### constraint.sdc
create_clock -name core_clock -period 4.07 [get_ports {clk}]
set_input_delay 0.8140 -clock core_clock [delete_from_list [all_inputs] [get_ports {clk}]]
set_output_delay 0.8140 -clock core_clock [all_outputs]
set_load 0.01 [all_outputs]
### design.v
module timer_peripheral (
    input wire clk,
    input wire reset_n,
    input wire [15:0] addr,
    input wire [31:0] data_in,
    output reg [31:0] data_out,
    input wire write_enable,
    input wire read_enable,
    output reg interrupt,
    input wire interrupt_ack,
    output wire ready,
    output wire [7:0] timer_count
);
    reg [7:0] count_reg;
    reg [7:0] load_value;
    reg timer_enable;
    reg interrupt_enable;
    reg interrupt_flag;
    reg [15:0] prescaler;
    reg [15:0] prescaler_counter;
    localparam TIMER_COUNT_REG = 16'h0000;   
    localparam TIMER_LOAD_REG  = 16'h0004;   
    localparam TIMER_CTRL_REG  = 16'h0008;   
    localparam TIMER_CLEAR_REG = 16'h000C;   
    localparam TIMER_STATUS_REG = 16'h0010;  
    assign ready = 1'b1;
    assign timer_count = count_reg;
    always @(posedge clk or negedge reset_n) begin
        if (!reset_n) begin
            count_reg <= 8'h0F;            
            load_value <= 8'h0F;
            timer_enable <= 1'b1;          
            interrupt_enable <= 1'b1;      
            interrupt_flag <= 1'b0;
            prescaler <= 16'h00FF;         
            prescaler_counter <= 16'h0000;
            interrupt <= 1'b0;
            data_out <= 32'h00000000;
        end else begin
            if (timer_enable) begin
                if (prescaler_counter >= prescaler) begin
                    prescaler_counter <= 16'h0000;
                    if (count_reg == 8'h00) begin
                        interrupt_flag <= 1'b1;
                        if (interrupt_enable) begin
                            interrupt <= 1'b1;
                        end
                        count_reg <= load_value;  
                    end else begin
                        count_reg <= count_reg - 1'b1;
                    end
                end else begin
                    prescaler_counter <= prescaler_counter + 1'b1;
                end
            end
            if (interrupt_ack) begin
                interrupt <= 1'b0;
                interrupt_flag <= 1'b0;
            end
            if (read_enable) begin
                case (addr)
                    TIMER_COUNT_REG: begin
                        data_out <= {24'h000000, count_reg};
                    end
                    TIMER_LOAD_REG: begin
                        data_out <= {24'h000000, load_value};
                    end
                    TIMER_CTRL_REG: begin
                        data_out <= {30'h00000000, interrupt_enable, timer_enable};
                    end
                    TIMER_STATUS_REG: begin
                        data_out <= {31'h00000000, interrupt_flag};
                    end
                    default: begin
                        data_out <= 32'h00000000;
                    end
                endcase
            end else if (write_enable) begin
                case (addr)
                    TIMER_LOAD_REG: begin
                        load_value <= data_in[7:0];
                    end
                    TIMER_CTRL_REG: begin
                        timer_enable <= data_in[0];
                        interrupt_enable <= data_in[1];
                    end
                    TIMER_CLEAR_REG: begin
                        if (data_in[0]) begin
                            interrupt <= 1'b0;
                            interrupt_flag <= 1'b0;
                        end
                    end
                    default: begin
                    end
                endcase
                data_out <= 32'h00000000;
            end else begin
                data_out <= 32'h00000000;
            end
        end
    end
endmodule
module led_gpio_peripheral (
    input wire clk,
    input wire reset_n,
    input wire [15:0] addr,
    input wire [31:0] data_in,
    output reg [31:0] data_out,
    input wire write_enable,
    input wire read_enable,
    output reg [7:0] led_out,
    output wire ready
);
    reg [7:0] led_data_reg;
    reg [7:0] led_direction_reg;   
    reg [7:0] led_input_reg;       
    localparam LED_DATA_REG = 16'h0000;       
    localparam LED_DIR_REG  = 16'h0004;       
    localparam LED_INPUT_REG = 16'h0008;      
    assign ready = 1'b1;
    always @(posedge clk or negedge reset_n) begin
        if (!reset_n) begin
            led_data_reg <= 8'h00;
            led_direction_reg <= 8'hFF;     
            led_out <= 8'h00;
            data_out <= 32'h00000000;
            led_input_reg <= 8'h00;
        end else begin
            led_out <= led_data_reg & led_direction_reg;
            if (read_enable) begin
                case (addr)
                    LED_DATA_REG: begin
                        data_out <= {24'h000000, led_data_reg};
                    end
                    LED_DIR_REG: begin
                        data_out <= {24'h000000, led_direction_reg};
                    end
                    LED_INPUT_REG: begin
                        data_out <= {24'h000000, led_out};
                    end
                    default: begin
                        data_out <= 32'h00000000;
                    end
                endcase
            end else if (write_enable) begin
                case (addr)
                    LED_DATA_REG: begin
                        led_data_reg <= data_in[7:0];
                    end
                    LED_DIR_REG: begin
                        led_direction_reg <= data_in[7:0];
                    end
                    default: begin
                    end
                endcase
                data_out <= 32'h00000000;
            end else begin
                data_out <= 32'h00000000;
            end
        end
    end
endmodule
module memory_peripheral (
    input wire clk,
    input wire reset_n,
    input wire [15:0] addr,
    input wire [31:0] data_in,
    output reg [31:0] data_out,
    input wire write_enable,
    input wire read_enable,
    output wire ready
);
    reg [31:0] ram_memory [0:63];
    reg [5:0] ram_addr;
    integer i;   
    assign ready = 1'b1;
    always @(*) begin
        ram_addr = addr[7:2];   
    end
    always @(posedge clk or negedge reset_n) begin
        if (!reset_n) begin
            data_out <= 32'h00000000;
            for (i = 0; i < 64; i = i + 1) begin
                ram_memory[i] <= 32'h00000000;
            end
        end else begin
            if (write_enable) begin
                ram_memory[ram_addr] <= data_in;
                data_out <= 32'h00000000;   
            end else if (read_enable) begin
                data_out <= ram_memory[ram_addr];
            end else begin
                data_out <= 32'h00000000;
            end
        end
    end
    wire [31:0] mem_loc_0 = ram_memory[0];
    wire [31:0] mem_loc_1 = ram_memory[1];
    wire [31:0] mem_loc_2 = ram_memory[2];
    wire [31:0] mem_loc_3 = ram_memory[3];
endmodule
module soc_top (
    input wire clk,
    input wire reset_n,
    input wire [31:0] cpu_addr,
    input wire [31:0] cpu_data_out,
    input wire cpu_write_enable,
    input wire cpu_read_enable,
    input wire cpu_interrupt_ack,
    output wire [31:0] cpu_data_in,
    output wire [7:0] led_out,
    output wire timer_interrupt,
    output wire [7:0] timer_count,
    output wire [31:0] ram_data_out,
    output wire [7:0] ram_addr_debug
);
    wire timer_select;
    wire led_select;
    wire ram_select;
    wire [31:0] timer_data_out;
    wire timer_ready;
    wire [31:0] led_data_out;
    wire led_ready;
    wire [31:0] ram_data_out_int;
    wire ram_ready;
    assign timer_select = (cpu_addr[31:16] == 16'h4000);   
    assign led_select   = (cpu_addr[31:16] == 16'h4001);   
    assign ram_select   = (cpu_addr[31:16] == 16'h2000);   
    assign cpu_data_in = timer_select ? timer_data_out :
                        led_select   ? led_data_out :
                        ram_select   ? ram_data_out_int :
                        32'h00000000;
    timer_peripheral timer_inst (
        .clk(clk),
        .reset_n(reset_n),
        .addr(cpu_addr[15:0]),
        .data_in(cpu_data_out),
        .data_out(timer_data_out),
        .write_enable(cpu_write_enable & timer_select),
        .read_enable(cpu_read_enable & timer_select),
        .interrupt(timer_interrupt),
        .interrupt_ack(cpu_interrupt_ack),
        .ready(timer_ready),
        .timer_count(timer_count)
    );
    led_gpio_peripheral led_inst (
        .clk(clk),
        .reset_n(reset_n),
        .addr(cpu_addr[15:0]),
        .data_in(cpu_data_out),
        .data_out(led_data_out),
        .write_enable(cpu_write_enable & led_select),
        .read_enable(cpu_read_enable & led_select),
        .led_out(led_out),
        .ready(led_ready)
    );
    memory_peripheral ram_inst (
        .clk(clk),
        .reset_n(reset_n),
        .addr(cpu_addr[15:0]),
        .data_in(cpu_data_out),
        .data_out(ram_data_out_int),
        .write_enable(cpu_write_enable & ram_select),
        .read_enable(cpu_read_enable & ram_select),
        .ready(ram_ready)
    );
    assign ram_data_out = ram_data_out_int;
    assign ram_addr_debug = cpu_addr[7:0];
endmodule
### run.sh
#!/bin/bash
# the make line also repeats each setting of config.mk as NAME=value (left out here)
make -C /OpenROAD-flow-scripts/flow DESIGN_CONFIG=/design/flow/config.mk WORK_HOME=/design/flow/orfs CLKGATE_MAP_FILE= finish
### config.mk
export PLATFORM = sky130hd
export DESIGN_NAME = soc_top
export DESIGN_NICKNAME = soc_top
export VERILOG_FILES = /design/flow/design.v
export SDC_FILE = /design/flow/constraint.sdc
export NUM_CORES = 4
export LEC_CHECK = 0
export CAP_MARGIN = 20
export CELL_PAD_IN_SITES_GLOBAL_PLACEMENT = 0
export CORE_ASPECT_RATIO = 1.05
export CORE_MARGIN = 2
export CORE_UTILIZATION = 72
export CTS_CLUSTER_DIAMETER = 28
export CTS_CLUSTER_SIZE = 58
export MIN_ROUTING_LAYER = met1
export PLACE_DENSITY_LB_ADDON = 0.01
export SETUP_SLACK_MARGIN = 1.18
export SLEW_MARGIN = 20
export TNS_END_PERCENT = 40
==> flow_summary.yaml, run 1 <==
# flow metrics
logic_synthesis:
  synth_top_cell_by_area: "dfrtp_1"
  topCellsByArea: "dfrtp_1 (57%), mux2_1 (22%), a22oi_1 (6.3%)"
  yosys_area_sq_um: 93600
  top_logic_kind: "multiplexers"
  mux_share_pct: 25.6
  synth_top_cell_by_count: "dfrtp_1"
  syn_area_per_cell_sq_um: 13.6
  synthCells: 6860
  yosysSeqAreaShare_pct: 57.7
  edf_count: 0
  synthTopCellsByCount: "dfrtp_1 (2,138), mux2_1 (1,800), a22oi_1 (790)"
  adder_share_pct: 0.0401
  yosys.area_share.simple_pct: 4.77
  ys_ff: 2156
  top_area_share_pct: 57.2
  async_flop_share_pct: 100
  yosys_cells: 6860
  synth_nets: 6932
  ys_sh_xor_pct: 0.0374
  ys_sh_aoi_pct: 8.58
  yosysWarningCount: 4
  flop_cell: "dfrtp_1"
  syn-cell-area_sq_um: 93600
  synth.distinct_cells: 65
place:
  port_buffers: 157
  place.gp.congestion: 1.00
  dp_slack_ns: -0.229
  dp_hpwl_mm: 231
  dpl.cell_count: 8610
floorplanning:
  dieArea_sq_um: 133000
  core_area_sq_um: 129000
  die_w_um: 356
  rows: 135
  fp-utilization_pct: 72.5
  num_io_pins: 158
  dieHeight_um: 373
clocking:
  cts-buffers-inserted: 426
  clkSinkCount: 2156
  cts-root-buf: "clkbuf_16"
  cts_buffer_depth: 4
  htreeDepth: 5
status:
  status: "stopped before the end"
  failed_stage: "global routing"
  error_line: "[ERROR GRT-0232] Routing congestion too high. Check the congestion heatmap in the GUI."
grt:
  track_usage_pct: 83.5
  grt.overflow.total: 186
==> metal layers <==
layer	GRT overflow	track usage, %
met1	2	84.0
met2	98	94.1
met3	4	74.9
met4	82	80.3
met5	0	50.8
==> timing repair <==
item | 4_1_cts
setup buffers | 16
gates cloned | 7
pin swaps | 12
endpoints found under the hold margin | 37
endpoints found under the setup margin | 790
hold buffers | 1
resized | 167
==> per-stage QoR <==
stage               setup TNS [ns]  area [sq um]  hold slack (ns)  utilization, %
CTS                              0        117000            0.482            90.4
detailed placement           -4.48        101000            0.473            78.6
global placement            -0.974        101000            0.465            78.6
floorplan                        0         93600            0.456               -
==> run 2: changes to the inputs <==
CELL_PAD_IN_SITES_GLOBAL_PLACEMENT = not set   (was 0)
CORE_ASPECT_RATIO = not set   (was 1.05)
CTS_CLUSTER_DIAMETER = 57   (was 28)
CTS_CLUSTER_SIZE = 37   (was 58)
MIN_ROUTING_LAYER = not set   (was met1)
PLACE_DENSITY_LB_ADDON = 0.17   (was 0.01)
TNS_END_PERCENT = not set   (was 40)
clock period = 4.06 ns   (was 4.07 ns; I/O delays follow)
==> flow_summary.yaml, run 2 <==
# flow metrics
status:
  status: "stopped before the end"
  failed_stage: "global routing"
  error_line: "[ERROR GRT-0116] Global routing finished with congestion. Check the congestion regions in the DRC Viewer."
logic_synthesis:
  synthTopCellsByCount: "dfrtp_1 (2,138), mux2_1 (1,800), a22oi_1 (790)"
  yosys_cells: 6860
  top_area_share_pct: 57.2
  yosys.area_share.simple_pct: 4.77
  ys_sh_aoi_pct: 8.58
  synth_nets: 6932
  yosysSeqAreaShare_pct: 57.7
  yosysWarningCount: 4
  syn_area_per_cell_sq_um: 13.6
  mux_share_pct: 25.6
  synth_top_cell_by_count: "dfrtp_1"
  synth.distinct_cells: 65
  synth_top_cell_by_area: "dfrtp_1"
  adder_share_pct: 0.0401
  synthCells: 6860
  syn-cell-area_sq_um: 93600
  topCellsByArea: "dfrtp_1 (57%), mux2_1 (22%), a22oi_1 (6.3%)"
  async_flop_share_pct: 100
  top_logic_kind: "multiplexers"
  yosys_area_sq_um: 93600
  ys_sh_xor_pct: 0.0374
  flop_cell: "dfrtp_1"
  ys_ff: 2156
  edf_count: 0
floorplanning:
  num_io_pins: 158
  core_area_sq_um: 129000
  die_w_um: 365
  rows: 132
  dieHeight_um: 365
  dieArea_sq_um: 133000
  fp-utilization_pct: 72.4
clocking:
  cts-buffers-inserted: 140
  cts_buffer_depth: 3
  cts-root-buf: "clkbuf_16"
  clkSinkCount: 2156
  htreeDepth: 4
  hold_buffers: 0
place:
  dpl.cell_count: 8672
  dp_hpwl_mm: 232
  placedInstanceArea_sq_um: 102000
  place.gp.congestion: 1.04
  port_buffers: 157
  dp_slack_ns: -0.227
grt:
  grt.overflow.total: 2015
  track_usage_pct: 93.2
-- run 2: per-stage QoR --
stage | util, % | total power [mW] | hold slack [ns]
floorplan | - | 22.3 | 0.456
global placement | 78.8 | 23.2 | 0.465
CTS | 94.4 | 38.4 | 0.0406
detailed placement | 78.8 | 23.2 | 0.473
-- run 2: per-layer routing --
metal  overflow  GRT usage [%]
met4        675           92.9
met1        230           92.5
met2        823           99.1
met5         23           77.4
met3        264           88.5
-- run 2: what timing repair did --
item / in CTS
setup buffers: 205
resized: 2154
pin swaps: 59
cloned: 190
endpoints found under the setup margin: 2065
==> run 3: changes to the inputs <==
CORE_UTILIZATION = 70   (was 72)
CTS_CLUSTER_DIAMETER = not set   (was 57)
PLACE_DENSITY_LB_ADDON = not set   (was 0.17)
SETUP_SLACK_MARGIN = 0.65   (was 1.18)
clock period = 4.15 ns   (was 4.06 ns; I/O delays follow)
==> flow_summary.yaml, run 3 <==
# yosys + openroad results
setup_path:
  path_cells: "clkdlybuf4s50_1 -> buf_4 -> nand2b_1 -> nor2_4 -> buf_4 -> a2111oi_1 -> buf_4 -> nand3_1 -> nor4_1 -> a21oi_1"
  r2r_slack_ns: 1.61
  critPathCapture: "ram_inst.data_out[8]"
  critPathTopFamily: "buffers and inverters"
  criticalPathCategory: "in2reg"
  path_max_fanout: 13
  r2r_start: "ram_inst.ram_memory[38][28]"
  slowest_stage: "a2111oi_1"
  path_buffers: 4
  rr_endpoint: "ram_inst.data_out[28]"
  path_common_cell: "buf_4"
  critPathMaxStageDelay_ns: 1.15
  crit_start: "cpu_addr[7]"
  required_ns: 4.85
  worstPathArrival_ns: 4.41
  r2r_cells: 6
  cp-start-kind: "input port"
  path_depth: 10
  cp-end-kind: "flip-flop"
detailed_routing:
  route.detailed.drc: 0
  wirelength_mm: 379
  wl_per_cell_um: 41.7
  ant_nets: 0
  firstDrtPassIters: 7
  dr_total_vias: 71500
  first_iter_violations: 11700
  drt-vias-per-instance: 7.86
logic_synthesis:
  mux_share_pct: 25.6
  synthTopCellsByCount: "dfrtp_1 (2,138), mux2_1 (1,800), a22oi_1 (790)"
  syn_area_per_cell_sq_um: 13.6
  synthCells: 6860
  yosysSeqAreaShare_pct: 57.7
  synth_top_cell_by_count: "dfrtp_1"
  yosysWarningCount: 4
  adder_share_pct: 0.0401
  ys_sh_aoi_pct: 8.58
  async_flop_share_pct: 100
  top_area_share_pct: 57.2
  synth_top_cell_by_area: "dfrtp_1"
  synth.distinct_cells: 65
  synth_nets: 6932
  syn-cell-area_sq_um: 93600
  flop_cell: "dfrtp_1"
  top_logic_kind: "multiplexers"
  yosys_area_sq_um: 93600
  yosys_cells: 6860
  ys_ff: 2156
  edf_count: 0
  ys_sh_xor_pct: 0.0374
  topCellsByArea: "dfrtp_1 (57%), mux2_1 (22%), a22oi_1 (6.3%)"
  yosys.area_share.simple_pct: 4.77
floorplanning:
  fp-utilization_pct: 70.3
  die_w_um: 370
  dieHeight_um: 370
  core_area_sq_um: 133000
  dieArea_sq_um: 137000
  rows: 134
  num_io_pins: 158
clocking:
  cts-buffers-inserted: 208
  clk_pin_slew_ns: 0.06
  htreeDepth: 4
  clkSinkCount: 2156
  cts_tree: "done"
  hold_buffers: 0
  clkLatencyLatePin_ns: 0.85
  cts_buffer_depth: 3
  cts-root-buf: "clkbuf_16"
timing:
  report.final.slew_viol_count: 0
  rsz0062_at_grt: "true"
  hold_viol_final: 0
  period_minus_slack_ns: 3.71
  tightest_slew_ns: 1.24
  finalClockSkew_ns: 0.0258
  period_used_pct: 89.4
  clock.fmax_ghz: 0.270
  whs_ns: 0.00698
  finalSetupViolCount: 0
  timing.slew.headroom_pct: 17.0
power:
  peakVddDrop_v: 0.000399
  pg_clk_mw: 19.4
  seq-power_mw: 21.0
  p_sw_share_pct: 22.8
  clkPwrFrac_pct: 46.4
  p_seq_share_pct: 50.3
  p_per_area_nw_per_um2: 384
  power.group.top: "sequential cells"
  pg_comb_mw: 1.39
  switchingPower_mw: 9.51
  combPwrFrac_pct: 3.3
  p_int_mw: 32.3
  p_leak_nw: 56.6
status:
  status: "complete, no violations"
final_layout:
  syn2layout_area_growth_pct: 16.2
  fin_nets: 7193
  fin_util_pct: 81.7
  final_cells: 9098
run:
  cap_violations: 0
  openroad.warnings: 35
worst_hold_path:
  hold_class: "in2async"
grt:
  grt_pass1_vias: 70200
  antenna_found_initial: 33
  grt.overflow.total: 0
  track_usage_pct: 55.6
  grt_max_degree: 122
  grt_pass1_wl_mm: 527
place:
  place.gp.congestion: 0.991
  dp_hpwl_mm: 234
  port_buffers: 157
  dpl.cell_count: 8652
[run 3: per-layer routing]
metal	global-route usage, %	share of wire [%]	up-vias
met5	1.60	0.074	-
li1	-	-	26100
met1	68.9	34	36500
met4	43.7	9.6	16
met2	74.6	40	6757
met3	26.1	16	2118
[run 3: what timing repair did]
action / CTS / global route
setup endpoints to repair: 34 / 32
cloned: 5 / 0
pin swaps: 11 / 6
gates resized: 124 / 71
setup buffers: 15 / 6
[run 3: cell type report]
cell class | count | area [sq um]
multi-input combinational | 3991 | 37100
clock inverter | 56 | 692
inverter | 13 | 48.8
timing repair buffer | 751 | 8340
antenna | 37 | 92.6
fill | 7423 | 24300
sequential | 2156 | 54000
tap | 1768 | 2210
clock buffer | 326 | 6310
[run 3: stage by stage]
stage / setup TNS, ns / power (mW) / cell area (sq um) / worst slack (ns)
2_1_floorplan: 0 / 21.8 / 93600 / 1.14
6_report: 0 / 41.8 / 109000 / 0.440
3_5_place_dp: -1.48 / 22.7 / 101000 / -0.360
3_3_place_gp: -1.16 / 22.7 / 101000 / -0.521
5_1_grt: 0 / 42.6 / 109000 / 0.456
4_1_cts: 0 / 41.6 / 109000 / 0.652
==> run 4: changes to the inputs <==
CORE_UTILIZATION = 72   (was 70)
CTS_CLUSTER_DIAMETER = 354   (was not set)
CTS_CLUSTER_SIZE = 14   (was 37)
PLACE_DENSITY = 0.65   (was not set)
SETUP_SLACK_MARGIN = 1.18   (was 0.65)
TNS_END_PERCENT = 5   (was not set)
clock period = 4.06 ns   (was 4.15 ns; I/O delays follow)
==> flow_summary.yaml, run 4 <==
# yosys + openroad results
grt:
  grt_util_met1_pct: 71.2
  grt_pass1_vias: 71100
  use_met2_pct: 76.0
  busiest_layer: "met2"
  grt.overflow.total: 0
  grt_max_degree: 123
  antenna_found_initial: 35
  use_met3_pct: 30.2
  track_usage_pct: 58.2
  grt_pass1_wl_mm: 532
place:
  dpl.cell_count: 8689
  port_buffers: 157
  place.gp.congestion: 1.01
  dp_hpwl_mm: 239
logic_synthesis:
  async_flop_share_pct: 100
  ys_sh_xor_pct: 0.0374
  ys_ff: 2156
  synthCells: 6860
  synth_nets: 6932
  top_logic_kind: "multiplexers"
  yosys_area_sq_um: 93600
  mux_share_pct: 25.6
  ys_sh_aoi_pct: 8.58
  synth_top_cell_by_count: "dfrtp_1"
  syn_area_per_cell_sq_um: 13.6
  topCellsByArea: "dfrtp_1 (57%), mux2_1 (22%), a22oi_1 (6.3%)"
  syn-cell-area_sq_um: 93600
  yosys.area_share.simple_pct: 4.77
  yosys_cells: 6860
  edf_count: 0
  synthTopCellsByCount: "dfrtp_1 (2,138), mux2_1 (1,800), a22oi_1 (790)"
  adder_share_pct: 0.0401
  yosysWarningCount: 4
  synth_top_cell_by_area: "dfrtp_1"
  top_area_share_pct: 57.2
  flop_cell: "dfrtp_1"
  yosysSeqAreaShare_pct: 57.7
  synth.distinct_cells: 65
timing:
  period_used_pct: 86.7
  clock.fmax_ghz: 0.284
  report.final.slew_viol_count: 0
  timing.slew.headroom_pct: 20.5
  period_minus_slack_ns: 3.52
  tightest_slew_ns: 1.19
  hold_viol_final: 7
  whs_ns: -0.0539
  finalClockSkew_ns: 0.0167
  rsz0062_at_grt: "true"
  finalSetupViolCount: 0
setup_path:
  path_cells: "clkdlybuf4s15_1 -> nor4_4 -> nand4b_1 -> nor4_4 -> buf_6 -> buf_4 -> buf_12 -> buf_16 -> buf_8 -> and2_4 -> buf_2"
  critPathTopFamily: "buffers and inverters"
  r2r_start: "ram_inst.ram_memory[29][13]"
  slowest_stage: "nor4_4"
  criticalPathCategory: "in2out"
  cp-start-kind: "input port"
  path_buffers: 7
  cp-end-kind: "output pin"
  worstPathArrival_ns: 2.71
  required_ns: 3.25
  critPathMaxStageDelay_ns: 0.32
  crit_start: "cpu_addr[31]"
  critPathCapture: "cpu_data_in[27]"
  rr_endpoint: "ram_inst.data_out[13]"
  path_max_fanout: 4
  r2r_cells: 5
  path_common_cell: "nor4_4"
  r2r_slack_ns: 1.90
  path_depth: 11
status:
  status: "finished with violations"
  so_faults: "negative hold slack"
power:
  p_leak_nw: 56.1
  p_sw_share_pct: 23.1
  pg_clk_mw: 15.4
  clkPwrFrac_pct: 40.1
  peakVddDrop_v: 0.000429
  switchingPower_mw: 8.85
  p_per_area_nw_per_um2: 354
  pg_comb_mw: 1.49
  p_int_mw: 29.5
  combPwrFrac_pct: 3.9
  power.group.top: "sequential cells"
  p_seq_share_pct: 56.0
  seq-power_mw: 21.5
floorplanning:
  dieHeight_um: 365
  num_io_pins: 158
  dieArea_sq_um: 133000
  die_w_um: 365
  fp-utilization_pct: 72.4
  rows: 132
  core_area_sq_um: 129000
detailed_routing:
  firstDrtPassIters: 9
  drt-vias-per-instance: 8.07
  first_iter_violations: 13200
  route.detailed.drc: 0
  dr_total_vias: 72200
  wirelength_mm: 385
  ant_nets: 0
  wl_per_cell_um: 43.0
clocking:
  cts-buffers-inserted: 171
  htreeDepth: 4
  cts_tree: "done"
  clkSinkCount: 2156
  cts-root-buf: "clkbuf_16"
  cts_buffer_depth: 3
  hold_buffers: 0
  clkLatencyLatePin_ns: 0.84
  clk_pin_slew_ns: 0.07
final_layout:
  syn2layout_area_growth_pct: 15.5
  fin_util_pct: 83.6
  fin_nets: 7237
  final_cells: 8956
  num-fill-cells: 6957
run:
  openroad.warnings: 49
  cap_violations: 0
worst_hold_path:
  hold_class: "in2async"
## run 4: cell type report
cell class	instances	area [sq um]	share of cell area (%)
Inverter	13	48.8	0.0451
Timing Repair Buffer	831	9760	9.03
Tap cell	1742	2180	2.02
Sequential cell	2156	54000	49.9
Clock buffer	191	4460	4.13
Clock inverter	6	86.3	0.0799
Multi-Input combinational cell	3992	37500	34.7
Antenna cell	25	62.6	0.0579
## run 4: per-layer routing
| layer | vias up | routed length [um] |
|---|---|---|
| met5 | - | 523 |
| met4 | 41 | 40000 |
| met3 | 2277 | 66400 |
| met2 | 7243 | 151000 |
| met1 | 36700 | 126000 |
| li1 | 26000 | - |
## run 4: repair_timing
item / CTS / global route
gates cloned: 6 / 1
endpoints found under the setup margin: 1985 / 255
setup buffers: 21 / 17
endpoints found under the hold margin: 0 / 0
resized: 255 / 57
pin swaps: 17 / 7
## run 4: per-stage QoR
| step | TNS, ns | power, mW | worst slack [ns] | instance area [sq um] |
|---|---|---|---|---|
| detailed placement | -3.47 | 23.3 | -0.240 | 102000 |
| floorplan | 0 | 22.3 | 1.14 | 93600 |
| global route | 0 | 39.0 | 0.512 | 108000 |
| finish | 0 | 38.3 | 0.540 | 108000 |
| CTS | 0 | 38.1 | 0.514 | 108000 |
| global placement | -4.01 | 23.3 | -0.288 | 102000 |
==> run 5: changes to the inputs <==
SETUP_SLACK_MARGIN = 0.86   (was 1.18)
TNS_END_PERCENT = not set   (was 5)
clock period = 4.14 ns   (was 4.06 ns; I/O delays follow)
==> flow_summary.yaml, run 5 <==
# yosys + openroad results
setup_path:
  path_max_fanout: 4
  cp-end-kind: "output pin"
  r2r_slack_ns: 1.86
  r2r_cells: 7
  path_buffers: 7
  slowest_stage: "nor4_4"
  criticalPathCategory: "in2out"
  critPathTopFamily: "buffers and inverters"
  rr_endpoint: "ram_inst.data_out[5]"
  critPathCapture: "cpu_data_in[26]"
  crit_start: "cpu_addr[19]"
  required_ns: 3.31
  critPathMaxStageDelay_ns: 0.26
  path_depth: 11
  path_common_cell: "buf_6"
  worstPathArrival_ns: 2.59
  r2r_start: "ram_inst.ram_memory[55][5]"
  cp-start-kind: "input port"
  path_cells: "buf_6 -> nor4_4 -> nand4b_1 -> buf_4 -> nor4_4 -> buf_6 -> buf_12 -> buf_12 -> buf_8 -> and2_4 -> buf_6"
detailed_routing:
  ant_nets: 0
  wirelength_mm: 384
  route.detailed.drc: 0
  first_iter_violations: 13300
  drt-vias-per-instance: 8.09
  wl_per_cell_um: 43.2
  dr_total_vias: 72000
  firstDrtPassIters: 14
power:
  p_sw_share_pct: 23.1
  clkPwrFrac_pct: 40.3
  p_seq_share_pct: 56.0
  pg_clk_mw: 15.1
  peakVddDrop_v: 0.000427
  p_total_mw: 37.6
  combPwrFrac_pct: 3.7
  seq-power_mw: 21.1
  p_per_area_nw_per_um2: 352
  pg_comb_mw: 1.41
  power.group.top: "sequential cells"
  p_int_mw: 28.9
  switchingPower_mw: 8.70
  p_leak_nw: 55.5
grt:
  grt_max_degree: 122
  grt_pass1_vias: 70600
  antenna_found_initial: 33
  track_usage_pct: 58.3
  grt_pass1_wl_mm: 533
  grt.overflow.total: 0
timing:
  rsz0062_at_grt: "true"
  hold_viol_final: 0
  period_used_pct: 82.5
  finalClockSkew_ns: 0.0247
  clock.fmax_ghz: 0.293
  tightest_slew_ns: 1.20
  period_minus_slack_ns: 3.41
  finalSetupViolCount: 0
  whs_ns: 0.0346
  timing.slew.headroom_pct: 20.2
  report.final.slew_viol_count: 0
  setup_tns_ns: 0
  worst_slack_ns: 0.726
logic_synthesis:
  synth_top_cell_by_area: "dfrtp_1"
  yosys.area_share.simple_pct: 4.77
  yosysWarningCount: 4
  topCellsByArea: "dfrtp_1 (57%), mux2_1 (22%), a22oi_1 (6.3%)"
  yosys_area_sq_um: 93600
  synth_top_cell_by_count: "dfrtp_1"
  flop_cell: "dfrtp_1"
  synth_nets: 6932
  syn-cell-area_sq_um: 93600
  syn_area_per_cell_sq_um: 13.6
  yosysSeqAreaShare_pct: 57.7
  synth.distinct_cells: 65
  adder_share_pct: 0.0401
  yosys_cells: 6860
  ys_sh_xor_pct: 0.0374
  top_logic_kind: "multiplexers"
  top_area_share_pct: 57.2
  mux_share_pct: 25.6
  synthCells: 6860
  ys_sh_aoi_pct: 8.58
  synthTopCellsByCount: "dfrtp_1 (2,138), mux2_1 (1,800), a22oi_1 (790)"
  edf_count: 0
  ys_ff: 2156
  async_flop_share_pct: 100
final_layout:
  syn2layout_area_growth_pct: 14.1
  fin_nets: 7174
  final_cells: 8898
  fin_util_pct: 82.6
  final_area_sq_um: 107000
clocking:
  clkLatencyLatePin_ns: 0.83
  cts-buffers-inserted: 171
  cts_tree: "done"
  cts-root-buf: "clkbuf_16"
  htreeDepth: 4
  clkSinkCount: 2156
  cts_buffer_depth: 3
  clk_pin_slew_ns: 0.07
place:
  place.gp.congestion: 1.05
  dpl.cell_count: 8641
  placedInstanceArea_sq_um: 102000
  dp_slack_ns: -0.426
  dp_hpwl_mm: 240
  port_buffers: 157
status:
  status: "complete, no violations"
floorplanning:
  core_area_sq_um: 129000
  die_w_um: 365
  rows: 132
  num_io_pins: 158
  dieArea_sq_um: 133000
  fp-utilization_pct: 72.4
  dieHeight_um: 365
run:
  cap_violations: 0
  openroad.warnings: 52
worst_hold_path:
  hold_class: "in2async"
==> run 5: routing by layer <==
layer / global-route usage [%] / part of all wire (%) / vias up
li1: - / - / 25900
met5: 0.835 / 0.096 / -
met1: 71.2 / 33 / 36400
met3: 29.9 / 17 / 2445
met4: 48.9 / 11 / 38
met2: 76.2 / 39 / 7248
==> run 5: cell type report <==
class,instances,area (sq um)
Inverter,13,48.8
Sequential cell,2156,54000
Clock inverter,6,78.8
Clock buffer,194,4490
Tap cell,1742,2180
Fill cell,7125,22500
Multi-Input combinational cell,3991,37200
Antenna cell,27,67.6
Timing Repair Buffer,769,8750
==> run 5: timing repair <==
item                                    CTS  global route
pin swaps                                10             6
buffers inserted                         21             6
resized                                 160            67
hold buffers                              0             0
gates cloned                              3             0
endpoints found under the setup margin   38            48
==> run 6: changes to the inputs <==
CORE_UTILIZATION = 35   (was 72)
CTS_CLUSTER_DIAMETER = not set   (was 354)
CTS_CLUSTER_SIZE = not set   (was 14)
PLACE_DENSITY = 0.5   (was 0.65)
SETUP_SLACK_MARGIN = -0.41   (was 0.86)
clock period = 7.31 ns   (was 4.14 ns; I/O delays follow)
==> flow_summary.yaml, run 6 <==
# yosys + openroad results
floorplanning:
  dieArea_sq_um: 272000
  core_area_sq_um: 266000
  fp-utilization_pct: 35.2
  rows: 189
  die_w_um: 521
  num_io_pins: 158
  dieHeight_um: 521
logic_synthesis:
  flop_cell: "dfrtp_1"
  mux_share_pct: 25.6
  yosysWarningCount: 4
  async_flop_share_pct: 100
  yosys_cells: 6860
  synth.distinct_cells: 65
  synth_top_cell_by_area: "dfrtp_1"
  yosys_area_sq_um: 93600
  ys_sh_xor_pct: 0.0374
  ys_ff: 2156
  synth_top_cell_by_count: "dfrtp_1"
  edf_count: 0
  synthCells: 6860
  top_area_share_pct: 57.2
  topCellsByArea: "dfrtp_1 (57%), mux2_1 (22%), a22oi_1 (6.3%)"
  synthTopCellsByCount: "dfrtp_1 (2,138), mux2_1 (1,800), a22oi_1 (790)"
  syn-cell-area_sq_um: 93600
  top_logic_kind: "multiplexers"
  ys_sh_aoi_pct: 8.58
  yosys.area_share.simple_pct: 4.77
  adder_share_pct: 0.0401
  yosysSeqAreaShare_pct: 57.7
  syn_area_per_cell_sq_um: 13.6
  synth_nets: 6932
setup_path:
  worstPathArrival_ns: 4.57
  path_common_cell: "clkdlybuf4s50_1"
  path_cells: "clkdlybuf4s50_1 -> nor4_1 -> nand4b_1 -> nor4_4 -> buf_4 -> and2_1 -> clkdlybuf4s50_1"
  critPathTopFamily: "simple AND/OR/NAND/NOR gates"
  slowest_stage: "nor4_4"
  r2r_cells: 5
  criticalPathCategory: "in2out"
  critPathCapture: "cpu_data_in[28]"
  path_buffers: 3
  path_depth: 7
  rr_endpoint: "ram_inst.data_out[27]"
  r2r_start: "ram_inst.ram_memory[24][27]"
  path_max_fanout: 11
  cp-start-kind: "input port"
  required_ns: 5.85
  cp-end-kind: "output pin"
  r2r_slack_ns: 4.43
  critPathMaxStageDelay_ns: 0.82
  crit_start: "cpu_addr[17]"
detailed_routing:
  firstDrtPassIters: 6
  first_iter_violations: 8801
  drt-vias-per-instance: 6.25
  route.detailed.drc: 0
  ant_nets: 0
  wl_per_cell_um: 40.4
  dr_total_vias: 66300
  wirelength_mm: 429
timing:
  tightest_slew_ns: 1.26
  finalClockSkew_ns: 0.0774
  finalSetupViolCount: 0
  setup_tns_ns: 0
  rsz0062_at_grt: "false"
  clock.fmax_ghz: 0.166
  period_minus_slack_ns: 6.03
  hold_viol_final: 0
  period_used_pct: 82.6
  whs_ns: 0.484
  timing.slew.headroom_pct: 16.3
  report.final.slew_viol_count: 0
power:
  combPwrFrac_pct: 3.1
  switchingPower_mw: 5.93
  power.group.top: "the clock network"
  p_seq_share_pct: 48.0
  p_int_mw: 18.9
  seq-power_mw: 11.9
  p_total_mw: 24.9
  peakVddDrop_v: 0.000249
  p_sw_share_pct: 23.9
  pg_comb_mw: 0.759
  p_per_area_nw_per_um2: 230
  pg_clk_mw: 12.2
  clkPwrFrac_pct: 48.9
  p_leak_nw: 55.5
clocking:
  clk_pin_slew_ns: 0.06
  cts_buffer_depth: 3
  clkLatencyLatePin_ns: 0.92
  cts_tree: "done"
  htreeDepth: 4
  clkSinkCount: 2156
  cts_repair_resize_count: 0
  cts-buffers-inserted: 229
  hold_buffers: 0
  post_cts.repair.setup_buffers: 0
  cts-root-buf: "clkbuf_16"
place:
  place.gp.congestion: 0.864
  placedInstanceArea_sq_um: 100000
  dpl.cell_count: 10200
  port_buffers: 157
  dp_hpwl_mm: 247
final_layout:
  fin_nets: 6939
  final_area_sq_um: 108000
  final_cells: 10600
  syn2layout_area_growth_pct: 15.5
  num-fill-cells: 24700
grt:
  grt_pass1_wl_mm: 578
  grt_pass1_vias: 64900
  grt.overflow.total: 0
  antenna_found_initial: 47
  grt_max_degree: 168
  track_usage_pct: 31.0
run:
  cap_violations: 0
  openroad.warnings: 91
worst_hold_path:
  holdPathEnd: "ram_inst.ram_memory[0][15]"
  whs_path_depth: 1
  hold_class: "reg2reg"
  hold_start: "ram_inst.ram_memory[0][15]"
status:
  status: "complete, no violations"
run 6: area by class of cell:
cell class | instances | area, sq um | share of cell area, %
diodes | 20 | 50.0 | 0.0463
multi-input cells | 3991 | 37300 | 34.5
clock inverters | 71 | 998 | 0.924
inverters | 13 | 48.8 | 0.0451
repair buffers | 476 | 4490 | 4.15
flip-flops and latches | 2156 | 54000 | 49.9
well taps | 3533 | 4420 | 4.09
clock buffers | 356 | 6850 | 6.33
run 6: metrics by stage:
stage	utilization, %	worst slack (ns)
global placement	37.7	1.40
floorplan	-	3.03
detailed placement	37.7	1.38
CTS	40.6	1.37
finish	40.7	1.28
global route	40.7	1.19
run 6: layer usage:
layer | global-route usage, % | part of all wire [%] | vias up
met4 | 14.8 | 5.4 | 8
met1 | 42.5 | 41 | 36100
met5 | 0 | 0.017 | -
met2 | 46.6 | 44 | 3682
met3 | 6.93 | 9.4 | 963
li1 | - | - | 25500
==> run 7: changes to the inputs <==
ABC_AREA = 1   (was not set)
CORE_UTILIZATION = 72   (was 35)
CTS_CLUSTER_DIAMETER = 263   (was not set)
HOLD_SLACK_MARGIN = -0.09   (was not set)
PLACE_DENSITY = not set   (was 0.5)
SETUP_SLACK_MARGIN = not set   (was -0.41)
clock period = 8.74 ns   (was 7.31 ns; I/O delays follow)
==> flow_summary.yaml, run 7 <==
# yosys + openroad results
status:
  status: "complete, no violations"
detailed_routing:
  ant_nets: 0
  dr_total_vias: 86600
  firstDrtPassIters: 7
  wl_per_cell_um: 23.0
  drt-vias-per-instance: 6.49
  wirelength_mm: 307
  first_iter_violations: 12800
  route.detailed.drc: 0
timing:
  clock.fmax_ghz: 0.156
  tightest_slew_ns: 1.13
  period_used_pct: 73.4
  worst_slack_ns: 2.32
  whs_ns: 0.481
  report.final.slew_viol_count: 0
  period_minus_slack_ns: 6.42
  finalClockSkew_ns: 0.0225
  setup_tns_ns: 0
  rsz0062_at_grt: "false"
  hold_viol_final: 0
  timing.slew.headroom_pct: 24.7
  finalSetupViolCount: 0
clocking:
  post_cts.repair.setup_buffers: 0
  cts_repair_resize_count: 0
  htreeDepth: 4
  hold_buffers: 0
  clkSinkCount: 2156
  cts-buffers-inserted: 210
  cts_tree: "done"
  cts_buffer_depth: 3
  clkLatencyLatePin_ns: 0.86
  clk_pin_slew_ns: 0.07
  cts-root-buf: "clkbuf_16"
setup_path:
  worstPathArrival_ns: 4.67
  rr_endpoint: "timer_inst.count_reg[4]"
  critPathCapture: "cpu_data_in[3]"
  path_cells: "clkdlybuf4s50_1 -> or2_1 -> nor4_4 -> nand2_4 -> inv_1 -> nand2_1 -> nand3_1 -> clkdlybuf4s50_1"
  criticalPathCategory: "in2out"
  critPathMaxStageDelay_ns: 0.56
  required_ns: 6.99
  r2r_start: "timer_inst.prescaler_counter[1]"
  path_depth: 8
  cp-end-kind: "output pin"
  path_common_cell: "clkdlybuf4s50_1"
  critPathTopFamily: "simple AND/OR/NAND/NOR gates"
  path_buffers: 3
  crit_start: "cpu_addr[19]"
  cp-start-kind: "input port"
  r2r_cells: 8
  slowest_stage: "nand2_4"
  path_max_fanout: 27
  r2r_slack_ns: 6.27
place:
  dp_hpwl_mm: 163
  dpl.cell_count: 13000
  placedInstanceArea_sq_um: 98300
  place.gp.congestion: 0.864
  dp_slack_ns: 2.29
  port_buffers: 157
power:
  peakVddDrop_v: 0.000202
  p_total_mw: 19.9
  pg_comb_mw: 0.811
  switchingPower_mw: 4.62
  p_sw_share_pct: 23.3
  p_leak_nw: 51.5
  p_int_mw: 15.2
  seq-power_mw: 9.98
  clkPwrFrac_pct: 45.7
  p_seq_share_pct: 50.3
  p_per_area_nw_per_um2: 189
  power.group.top: "sequential cells"
  combPwrFrac_pct: 4.1
  pg_clk_mw: 9.07
floorplanning:
  dieArea_sq_um: 138000
  rows: 134
  die_w_um: 371
  dieHeight_um: 371
  fp-utilization_pct: 72.7
  num_io_pins: 158
  core_area_sq_um: 134000
logic_synthesis:
  ys_ff: 2156
  synth_top_cell_by_area: "dfrtp_1"
  yosys.area_share.simple_pct: 28.1
  top_logic_kind: "simple AND/OR/NAND/NOR gates"
  async_flop_share_pct: 100
  syn-cell-area_sq_um: 97200
  synth.distinct_cells: 44
  yosys_area_sq_um: 97200
  yosysWarningCount: 4
  synth_nets: 12000
  flop_cell: "dfrtp_1"
  mux_share_pct: 0
  yosysSeqAreaShare_pct: 55.6
  synth_top_cell_by_count: "nand2_1"
  topCellsByArea: "dfrtp_1 (55%), nand2_1 (15%), o21ai_0 (8.1%)"
  ys_sh_xor_pct: 0.0361
  synthCells: 12000
  adder_share_pct: 0.0386
  top_area_share_pct: 55.1
  ys_sh_aoi_pct: 11.2
  synthTopCellsByCount: "nand2_1 (3,818), dfrtp_1 (2,138), o21ai_0 (1,573)"
  edf_count: 0
  yosys_cells: 12000
  syn_area_per_cell_sq_um: 8.13
run:
  cap_violations: 0
  openroad.warnings: 84
grt:
  grt.overflow.total: 0
  antenna_found_initial: 3
  grt_max_degree: 179
  grt_pass1_vias: 82600
  grt_pass1_wl_mm: 474
  track_usage_pct: 44.8
worst_hold_path:
  whs_path_depth: 1
  holdPathEnd: "timer_inst.prescaler_counter[7]"
  hold_start: "timer_inst.prescaler_counter[7]"
  hold_class: "reg2reg"
final_layout:
  fin_util_pct: 78.7
  fin_nets: 11500
  final_cells: 13300
  final_area_sq_um: 105000
  syn2layout_area_growth_pct: 8.22
==> run 7: area by class of cell <==
cell class                 instances  area (sq um)
sequential                      2156         54000
multi-input combinational       8600         38500
fill                            9309         28500
clock buffer                     314          6160
timing repair buffer             293          3010
tap                             1768          2210
clock inverter                    57           643
inverter                         156           604
antenna                            1          2.50
==> run 7: routing by layer <==
metal  track usage, %  vias up  routed length [um]
met2             68.0     5648              138000
met5                0        -                  30
met1             59.5    41900              114000
met4             24.3        4               17300
met3             11.7      927               38100
li1                 -    38200                   -
==> run 8: changes to the inputs <==
ABC_AREA = not set   (was 1)
CTS_CLUSTER_DIAMETER = not set   (was 263)
clock period = 9.7 ns   (was 8.74 ns; I/O delays follow)
==> flow_summary.yaml, run 8 <==
# yosys + openroad results
logic_synthesis:
  adder_share_pct: 0.0401
  yosys_cells: 6860
  synthCells: 6860
  async_flop_share_pct: 100
  ys_ff: 2156
  synth_top_cell_by_count: "dfrtp_1"
  synth_nets: 6932
  yosysWarningCount: 4
  yosys.area_share.simple_pct: 4.77
  yosys_area_sq_um: 93600
  syn_area_per_cell_sq_um: 13.6
  topCellsByArea: "dfrtp_1 (57%), mux2_1 (22%), a22oi_1 (6.3%)"
  ys_sh_aoi_pct: 8.58
  edf_count: 0
  mux_share_pct: 25.6
  ys_sh_xor_pct: 0.0374
  syn-cell-area_sq_um: 93600
  synth_top_cell_by_area: "dfrtp_1"
  flop_cell: "dfrtp_1"
  top_logic_kind: "multiplexers"
  top_area_share_pct: 57.2
  synthTopCellsByCount: "dfrtp_1 (2,138), mux2_1 (1,800), a22oi_1 (790)"
  yosysSeqAreaShare_pct: 57.7
  synth.distinct_cells: 65
grt:
  grt.overflow.total: 0
  grt_max_degree: 167
  track_usage_pct: 55.9
  grt_pass1_vias: 67300
  grt_pass1_wl_mm: 511
  antenna_found_initial: 33
setup_path:
  critPathTopFamily: "simple AND/OR/NAND/NOR gates"
  critPathMaxStageDelay_ns: 0.97
  path_max_fanout: 11
  path_cells: "clkdlybuf4s50_1 -> nor4_1 -> nand4b_1 -> nor4_2 -> a222oi_1 -> inv_1 -> clkdlybuf4s50_1"
  r2r_slack_ns: 6.79
  criticalPathCategory: "in2out"
  r2r_cells: 5
  rr_endpoint: "ram_inst.data_out[17]"
  critPathCapture: "cpu_data_in[3]"
  path_buffers: 3
  path_common_cell: "clkdlybuf4s50_1"
  path_depth: 7
  r2r_start: "ram_inst.ram_memory[12][17]"
  crit_start: "cpu_addr[22]"
  slowest_stage: "nor4_2"
  worstPathArrival_ns: 4.77
  cp-end-kind: "output pin"
  cp-start-kind: "input port"
  required_ns: 7.76
floorplanning:
  core_area_sq_um: 129000
  rows: 132
  die_w_um: 365
  num_io_pins: 158
  fp-utilization_pct: 72.4
  dieHeight_um: 365
  dieArea_sq_um: 133000
timing:
  setup_tns_ns: 0
  finalClockSkew_ns: 0.0379
  rsz0062_at_grt: "false"
  tightest_slew_ns: 1.29
  timing.slew.headroom_pct: 14.3
  clock.fmax_ghz: 0.149
  period_used_pct: 69.2
  hold_viol_final: 0
  period_minus_slack_ns: 6.71
  report.final.slew_viol_count: 0
  finalSetupViolCount: 0
clocking:
  clkSinkCount: 2156
  cts_tree: "done"
  post_cts.repair.setup_buffers: 0
  clkLatencyLatePin_ns: 0.87
  cts_buffer_depth: 3
  cts-root-buf: "clkbuf_16"
  htreeDepth: 4
  hold_buffers: 0
  cts-buffers-inserted: 211
  cts_repair_resize_count: 0
  clk_pin_slew_ns: 0.06
place:
  dp_hpwl_mm: 202
  port_buffers: 157
  place.gp.congestion: 0.948
  placedInstanceArea_sq_um: 96300
power:
  pg_clk_mw: 8.70
  clkPwrFrac_pct: 47.7
  seq-power_mw: 8.99
  power.group.top: "sequential cells"
  peakVddDrop_v: 0.000184
  p_per_area_nw_per_um2: 175
  combPwrFrac_pct: 3.0
  p_sw_share_pct: 22.2
  p_seq_share_pct: 49.3
  pg_comb_mw: 0.538
  switchingPower_mw: 4.05
  p_leak_nw: 53.8
  p_int_mw: 14.2
detailed_routing:
  wl_per_cell_um: 42.5
  ant_nets: 0
  route.detailed.drc: 0
  dr_total_vias: 70600
  first_iter_violations: 12500
  firstDrtPassIters: 10
  wirelength_mm: 370
  drt-vias-per-instance: 8.11
final_layout:
  syn2layout_area_growth_pct: 11.0
  fin_nets: 6808
  final_area_sq_um: 104000
worst_hold_path:
  hold_start: "timer_inst.load_value[0]"
  hold_class: "reg2reg"
  holdPathEnd: "timer_inst.count_reg[0]"
  whs_path_depth: 2
run:
  cap_violations: 0
  openroad.warnings: 96
status:
  status: "complete, no violations"
==> run 8: layer usage <==
| layer | up-vias | share of wire, % | GRT usage, % |
|---|---|---|---|
| met3 | 2218 | 17 | 27.9 |
| met1 | 35900 | 34 | 69.9 |
| met4 | 43 | 9.1 | 42.6 |
| li1 | 25300 | - | - |
| met2 | 7148 | 40 | 73.8 |
| met5 | - | 0.17 | 3.27 |
==> run 8: area by class of cell <==
type,instances,area [sq um]
clock buffers,328,6430
flip-flops and latches,2156,54000
inverters,13,48.8
clock inverters,59,862
diodes,59,148
fillers,7465,25400
repair buffers,363,3230
well taps,1742,2180
multi-input cells,3991,37000
==> run 8: stage by stage <==
stage	setup WS, ns	instances	utilization, %	hold WS (ns)	power, mW
detailed placement	2.98	8258	74.5	0.473	9.67
finish	2.99	8711	80.3	0.484	18.2
global route	2.89	8653	80.2	0.491	18.6
global placement	2.98	8254	74.4	0.465	9.66
CTS	3.07	8645	80.1	0.485	18.1
floorplan	4.47	6860	-	0.456	9.32
==> run 9: changes to the inputs <==
ABC_AREA = 1   (was not set)
CORE_ASPECT_RATIO = 0.7   (was not set)
CTS_CLUSTER_DIAMETER = 373   (was not set)
CTS_CLUSTER_SIZE = 11   (was not set)
HOLD_SLACK_MARGIN = 0.29   (was -0.09)
MAX_ROUTING_LAYER = met4   (was not set)
PLACE_DENSITY = 0.63   (was not set)
SETUP_SLACK_MARGIN = 1.22   (was not set)
TNS_END_PERCENT = 10   (was not set)
clock period = 4.08 ns   (was 9.7 ns; I/O delays follow)
==> flow_summary.yaml, run 9 <==
# yosys + openroad results
final_layout:
  logic_area_sq_um: 38600
  syn2layout_area_growth_pct: 9.60
  seqCellArea_sq_um: 54000
  num-fill-cells: 8977
  fin_nets: 11700
  fin_util_pct: 79.7
clocking:
  clkLatencyLatePin_ns: 0.85
  cts-root-buf: "clkbuf_16"
  clkSinkCount: 2156
  cts_tree: "done"
  clk_pin_slew_ns: 0.06
  cts-buffers-inserted: 213
  cts_buffer_depth: 3
  htreeDepth: 4
setup_path:
  cp-start-kind: "input port"
  required_ns: 3.26
  critPathCapture: "cpu_data_in[30]"
  criticalPathCategory: "in2out"
  worstPathArrival_ns: 2.17
  path_cells: "buf_6 -> or2_4 -> nor4_4 -> nand2_4 -> buf_12 -> buf_16 -> nor2_2 -> buf_2"
  rr_endpoint: "timer_inst.count_reg[4]"
  cp-end-kind: "output pin"
  critPathTopFamily: "simple AND/OR/NAND/NOR gates"
  r2r_cells: 5
  path_max_fanout: 5
  slowest_stage: "or2_4"
  path_depth: 8
  critPathMaxStageDelay_ns: 0.26
  r2r_start: "timer_inst.timer_enable"
  r2r_slack_ns: 1.76
  crit_start: "cpu_addr[18]"
  path_buffers: 4
logic_synthesis:
  flop_cell: "dfrtp_1"
  syn-cell-area_sq_um: 97200
  mux_share_pct: 0
  ys_sh_aoi_pct: 11.2
  syn_area_per_cell_sq_um: 8.13
  yosysWarningCount: 4
  edf_count: 0
  yosys_area_sq_um: 97200
  synth_top_cell_by_count: "nand2_1"
  adder_share_pct: 0.0386
  ys_sh_xor_pct: 0.0361
  async_flop_share_pct: 100
  synth.distinct_cells: 44
  top_logic_kind: "simple AND/OR/NAND/NOR gates"
  yosysSeqAreaShare_pct: 55.6
  yosys.area_share.simple_pct: 28.1
  synth_top_cell_by_area: "dfrtp_1"
  topCellsByArea: "dfrtp_1 (55%), nand2_1 (15%), o21ai_0 (8.1%)"
  synthTopCellsByCount: "nand2_1 (3,818), dfrtp_1 (2,138), o21ai_0 (1,573)"
  ys_ff: 2156
  top_area_share_pct: 55.1
  synthCells: 12000
  yosys_cells: 12000
  synth_nets: 12000
place:
  dp_hpwl_mm: 175
  dp_slack_ns: 0.290
  place.gp.congestion: 0.905
  port_buffers: 157
detailed_routing:
  top_layer: "met4"
  drt-vias-per-instance: 6.52
  wl_met3_mm: 37.2
  first_iter_violations: 12600
  firstDrtPassIters: 8
  ant_nets: 0
  wirelength_mm: 298
  wirelength_met1_mm: 116
  wl_per_cell_um: 22.2
  wl_met2_mm: 131
  dr_total_vias: 87400
  route.detailed.drc: 0
floorplanning:
  dieHeight_um: 311
  num_io_pins: 158
  core_area_sq_um: 134000
  dieArea_sq_um: 138000
  fp-utilization_pct: 72.7
  die_w_um: 443
  rows: 112
power:
  pg_clk_mw: 17.1
  peakVddDrop_v: 0.000410
  p_total_mw: 40.4
  p_per_area_nw_per_um2: 379
  switchingPower_mw: 9.37
  pg_comb_mw: 1.87
  p_leak_nw: 52.3
  clkPwrFrac_pct: 42.4
  power.group.top: "sequential cells"
  p_sw_share_pct: 23.2
  seq-power_mw: 21.4
  p_int_mw: 31.0
  p_seq_share_pct: 52.9
  combPwrFrac_pct: 4.6
timing:
  worst_slack_ns: 1.09
  period_used_pct: 73.2
  setup_tns_ns: 0
  tightest_slew_ns: 1.13
  report.final.slew_viol_count: 0
  hold_viol_final: 0
  finalClockSkew_ns: 0.0201
  period_minus_slack_ns: 2.99
  timing.slew.headroom_pct: 24.4
  finalSetupViolCount: 0
  clock.fmax_ghz: 0.335
  rsz0062_at_grt: "true"
run:
  openroad.warnings: 35
  cap_violations: 0
grt:
  grt_pass1_vias: 84700
  track_usage_pct: 44.7
  antenna_found_initial: 1
  grt_pass1_wl_mm: 474
  grt_max_degree: 118
  grt.overflow.total: 0
worst_hold_path:
  hold_class: "reg2reg"
  hold_start: "timer_inst.prescaler_counter[7]"
  whs_path_depth: 1
  holdPathEnd: "timer_inst.prescaler_counter[7]"
status:
  status: "complete, no violations"
## run 9: final cells by class
type / count / share of cell area (%)
clock inverter: 3 / 0.0317
clock buffer: 226 / 5.15
inverter: 156 / 0.579
multi-input combinational: 8600 / 36.3
sequential: 2156 / 50.7
antenna: 3 / 0.00705
tap: 1767 / 2.08
timing repair buffer: 492 / 5.18
## run 9: per-stage QoR
stage                     hold slack (ns)  cell area [sq um]  cells
after detailed placement            0.458             101000  13100
after global routing                0.490             106000  13400
final                               0.469             106000  13400
after CTS                           0.467             106000  13400
after floorplan                     0.434              97200  12000
after global placement              0.455             101000  13100
## run 9: metal layers
layer	GRT usage, %	vias up
met2	64.4	5999
met1	61.4	42000
met3	10.3	858
li1	-	38500
met5	-	-
met4	19.7	0
## run 9: what timing repair did
action / 4_1_cts / 5_1_grt
hold buffers: 1 / 0
gates cloned: 3 / 1
pin swaps: 14 / 1
hold endpoints to repair: 80 / 0
buffers inserted: 14 / 1
resized: 218 / 25
setup endpoints to repair: 38 / 157
==> run 10: changes to the inputs <==
ABC_AREA = not set   (was 1)
CORE_ASPECT_RATIO = not set   (was 0.7)
CORE_UTILIZATION = 64   (was 72)
CTS_CLUSTER_DIAMETER = not set   (was 373)
CTS_CLUSTER_SIZE = not set   (was 11)
HOLD_SLACK_MARGIN = not set   (was 0.29)
MAX_ROUTING_LAYER = not set   (was met4)
PLACE_DENSITY = not set   (was 0.63)
SETUP_SLACK_MARGIN = not set   (was 1.22)
TNS_END_PERCENT = not set   (was 10)
clock period = 4.15 ns   (was 4.08 ns; I/O delays follow)
==> flow_summary.yaml, run 10 <==
# yosys + openroad results
floorplanning:
  dieArea_sq_um: 149000
  rows: 140
  num_io_pins: 158
  fp-utilization_pct: 64.4
  die_w_um: 386
  dieHeight_um: 386
  core_area_sq_um: 145000
timing:
  hold_viol_final: 0
  finalClockSkew_ns: 0.0402
  period_minus_slack_ns: 4.16
  period_used_pct: 100
  timing.slew.headroom_pct: 20.1
  tightest_slew_ns: 1.20
  clock.fmax_ghz: 0.240
  worst_slack_ns: -0.0133
  report.final.slew_viol_count: 0
  finalSetupViolCount: 4
logic_synthesis:
  mux_share_pct: 25.6
  top_logic_kind: "multiplexers"
  ys_sh_aoi_pct: 8.58
  yosysWarningCount: 4
  syn-cell-area_sq_um: 93600
  adder_share_pct: 0.0401
  flop_cell: "dfrtp_1"
  yosysSeqAreaShare_pct: 57.7
  synth_nets: 6932
  synthTopCellsByCount: "dfrtp_1 (2,138), mux2_1 (1,800), a22oi_1 (790)"
  synthCells: 6860
  synth_top_cell_by_count: "dfrtp_1"
  yosys_cells: 6860
  synth_top_cell_by_area: "dfrtp_1"
  ys_sh_xor_pct: 0.0374
  synth.distinct_cells: 65
  edf_count: 0
  async_flop_share_pct: 100
  top_area_share_pct: 57.2
  syn_area_per_cell_sq_um: 13.6
  ys_ff: 2156
  topCellsByArea: "dfrtp_1 (57%), mux2_1 (22%), a22oi_1 (6.3%)"
  yosys.area_share.simple_pct: 4.77
  yosys_area_sq_um: 93600
clocking:
  cts_buffer_depth: 3
  clkLatencyLatePin_ns: 0.86
  cts-root-buf: "clkbuf_16"
  clk_pin_slew_ns: 0.06
  htreeDepth: 4
  cts-buffers-inserted: 213
  clkSinkCount: 2156
  cts_tree: "done"
setup_path:
  path_depth: 8
  required_ns: 3.32
  r2r_slack_ns: 1.44
  path_cells: "clkdlybuf4s50_1 -> nor4_1 -> nand4b_1 -> nor4_4 -> buf_12 -> buf_12 -> and2_1 -> clkdlybuf4s50_1"
  r2r_cells: 6
  worstPathArrival_ns: 3.33
  critPathTopFamily: "buffers and inverters"
  path_buffers: 4
  cp-end-kind: "output pin"
  slowest_stage: "clkdlybuf4s50_1"
  critPathCapture: "cpu_data_in[19]"
  criticalPathCategory: "in2out"
  r2r_start: "ram_inst.ram_memory[47][31]"
  cp-start-kind: "input port"
  crit_start: "cpu_addr[17]"
  rr_endpoint: "ram_inst.data_out[31]"
  critPathMaxStageDelay_ns: 0.54
  path_max_fanout: 22
worst_hold_path:
  hold_start: "cpu_data_out[11]"
  holdPathEnd: "ram_inst.ram_memory[32][11]"
  whs_path_depth: 2
  hold_class: "in2reg"
run:
  openroad.warnings: 42
  cap_violations: 0
detailed_routing:
  drt-vias-per-instance: 7.60
  route.detailed.drc: 0
  wl_per_cell_um: 41.6
  wirelength_mm: 383
  ant_nets: 0
  first_iter_violations: 10200
  dr_total_vias: 70000
  firstDrtPassIters: 9
place:
  dp_hpwl_mm: 235
  port_buffers: 157
  place.gp.congestion: 0.945
  dp_slack_ns: -0.373
power:
  pg_clk_mw: 20.0
  p_seq_share_pct: 49.5
  switchingPower_mw: 9.70
  p_leak_nw: 56.6
  combPwrFrac_pct: 3.3
  p_per_area_nw_per_um2: 389
  peakVddDrop_v: 0.000448
  pg_comb_mw: 1.40
  power.group.top: "sequential cells"
  p_int_mw: 32.8
  clkPwrFrac_pct: 47.2
  p_sw_share_pct: 22.8
  seq-power_mw: 21.0
final_layout:
  syn2layout_area_growth_pct: 16.7
  fin_nets: 7176
  fin_util_pct: 75.1
grt:
  antenna_found_initial: 25
  grt_pass1_vias: 68000
  grt.overflow.total: 0
  grt_pass1_wl_mm: 530
  track_usage_pct: 50.9
  grt_max_degree: 151
status:
  status: "finished with violations"
  so_faults: "negative setup slack"
run 10: what timing repair did:
action / in CTS / in global routing
hold buffers: 1 / 0
hold endpoints to repair: 39 / 0
endpoints found under the setup margin: 0 / 2
buffers inserted: 0 / 1
gates resized: 0 / 4
run 10: per-layer routing:
| metal | global-route usage [%] | vias up | share of wire (%) |
|---|---|---|---|
| li1 | - | 26000 | - |
| met1 | 67.1 | 36600 | 36 |
| met2 | 70.9 | 5866 | 42 |
| met3 | 17.8 | 1560 | 14 |
| met4 | 34.6 | 16 | 8.2 |
| met5 | 0 | - | 0.043 |
run 10: area by class of cell:
class	instances	area (sq um)
antenna	23	57.6
clock inverter	75	893
sequential	2156	54000
timing repair buffer	729	8430
fill	9377	36200
tap	1917	2400
multi-input combinational	3991	37100
clock buffer	315	6350
inverter	13	48.8
run 10: through the flow:
stage	hold WS (ns)	cell area [sq um]	setup TNS, ns	instances	power, mW
2_1_floorplan	0.456	93600	0	6860	21.8
3_3_place_gp	0.465	102000	-3.23	8801	22.7
3_5_place_dp	0.473	102000	-2.17	8801	22.8
4_1_cts	0.317	109000	0	9192	42.4
5_1_grt	0.337	109000	-2.07	9203	43.4
6_report	0.344	109000	-0.0306	9219	42.5
==> run 11: changes to the inputs <==
CORE_UTILIZATION = 72   (was 64)
CTS_CLUSTER_SIZE = 54   (was not set)
PLACE_DENSITY = 0.61   (was not set)
SETUP_SLACK_MARGIN = 1.17   (was not set)
clock period = 4.06 ns   (was 4.15 ns; I/O delays follow)
==> flow_summary.yaml, run 11 <==
# flow metrics
place:
  dpl.cell_count: 8695
  placedInstanceArea_sq_um: 102000
  dp_slack_ns: -0.514
  dp_hpwl_mm: 238
  place.gp.congestion: 0.990
  port_buffers: 157
floorplanning:
  dieHeight_um: 365
  core_area_sq_um: 129000
  num_io_pins: 158
  rows: 132
  dieArea_sq_um: 133000
  die_w_um: 365
  fp-utilization_pct: 72.4
logic_synthesis:
  yosys.area_share.simple_pct: 4.77
  ys_ff: 2156
  yosys_area_sq_um: 93600
  adder_share_pct: 0.0401
  top_logic_kind: "multiplexers"
  synth_nets: 6932
  synthCells: 6860
  synthTopCellsByCount: "dfrtp_1 (2,138), mux2_1 (1,800), a22oi_1 (790)"
  mux_share_pct: 25.6
  ys_sh_xor_pct: 0.0374
  synth_top_cell_by_count: "dfrtp_1"
  ys_sh_aoi_pct: 8.58
  yosysWarningCount: 4
  syn-cell-area_sq_um: 93600
  async_flop_share_pct: 100
  synth.distinct_cells: 65
  yosys_cells: 6860
  flop_cell: "dfrtp_1"
  topCellsByArea: "dfrtp_1 (57%), mux2_1 (22%), a22oi_1 (6.3%)"
  top_area_share_pct: 57.2
  yosysSeqAreaShare_pct: 57.7
  syn_area_per_cell_sq_um: 13.6
  edf_count: 0
  synth_top_cell_by_area: "dfrtp_1"
clocking:
  cts-buffers-inserted: 207
  htreeDepth: 4
  clkSinkCount: 2156
  cts_buffer_depth: 3
  cts-root-buf: "clkbuf_16"
status:
  error_line: "[ERROR GRT-0116] Global routing finished with congestion. Check the congestion regions in the DRC Viewer."
  status: "stopped before the end"
  failed_stage: "global routing"
grt:
  grt.overflow.total: 582
  track_usage_pct: 86.8
## run 11: routing by layer
layer  GRT overflow  track usage (%)
met1             40             87.0
met2            241             95.1
met3             65             80.5
met4            220             82.7
met5             16             70.4
## run 11: what timing repair did
item                                     CTS
hold buffers                               1
pin swaps                                 46
endpoints found under the hold margin     42
cloned                                   189
buffers inserted                         170
gates resized                            914
endpoints found under the setup margin  2135
==> run 12: changes to the inputs <==
CTS_CLUSTER_SIZE = 35   (was 54)
PLACE_DENSITY = not set   (was 0.61)
SETUP_SLACK_MARGIN = 1.19   (was 1.17)
clock period = 4.15 ns   (was 4.06 ns; I/O delays follow)
==> flow_summary.yaml, run 12 <==
# flow metrics
floorplanning:
  fp-utilization_pct: 72.4
  dieArea_sq_um: 133000
  dieHeight_um: 365
  num_io_pins: 158
  rows: 132
  die_w_um: 365
  core_area_sq_um: 129000
logic_synthesis:
  flop_cell: "dfrtp_1"
  yosysSeqAreaShare_pct: 57.7
  yosys_area_sq_um: 93600
  synth_top_cell_by_count: "dfrtp_1"
  yosys.area_share.simple_pct: 4.77
  edf_count: 0
  ys_sh_xor_pct: 0.0374
  top_logic_kind: "multiplexers"
  top_area_share_pct: 57.2
  syn-cell-area_sq_um: 93600
  synth_nets: 6932
  async_flop_share_pct: 100
  syn_area_per_cell_sq_um: 13.6
  synth_top_cell_by_area: "dfrtp_1"
  ys_sh_aoi_pct: 8.58
  synthTopCellsByCount: "dfrtp_1 (2,138), mux2_1 (1,800), a22oi_1 (790)"
  synthCells: 6860
  adder_share_pct: 0.0401
  topCellsByArea: "dfrtp_1 (57%), mux2_1 (22%), a22oi_1 (6.3%)"
  yosysWarningCount: 4
  mux_share_pct: 25.6
  ys_ff: 2156
  synth.distinct_cells: 65
  yosys_cells: 6860
status:
  status: "stopped before the end"
  error_line: "[ERROR DRT-9419] Inst _5918_ not found in insts_set_"
  failed_stage: "global routing"
place:
  port_buffers: 157
  dp_hpwl_mm: 232
  placedInstanceArea_sq_um: 101000
  place.gp.congestion: 1.00
  dpl.cell_count: 8620
clocking:
  htreeDepth: 4
  cts_buffer_depth: 3
  cts-buffers-inserted: 208
  cts-root-buf: "clkbuf_16"
  clkSinkCount: 2156
==> run 12: repair_timing <==
action                     4_1_cts
hold endpoints to repair         1
hold buffers                     1
resized                        676
gates cloned                    89
setup endpoints to repair     1533
buffers inserted                82
pin swaps                       31
==> run 12: stage by stage <==
step	power [mW]	util, %	worst slack [ns]	setup TNS, ns	hold slack (ns)
after floorplan	21.8	-	1.19	0	0.456
after global placement	22.7	78.3	-0.260	-7.50	0.465
after detailed placement	22.7	78.3	-0.295	-11.91	0.472
after CTS	41.7	87.7	0.698	0	0.484
No activity file was given, so power comes from the tool's default toggle rates.
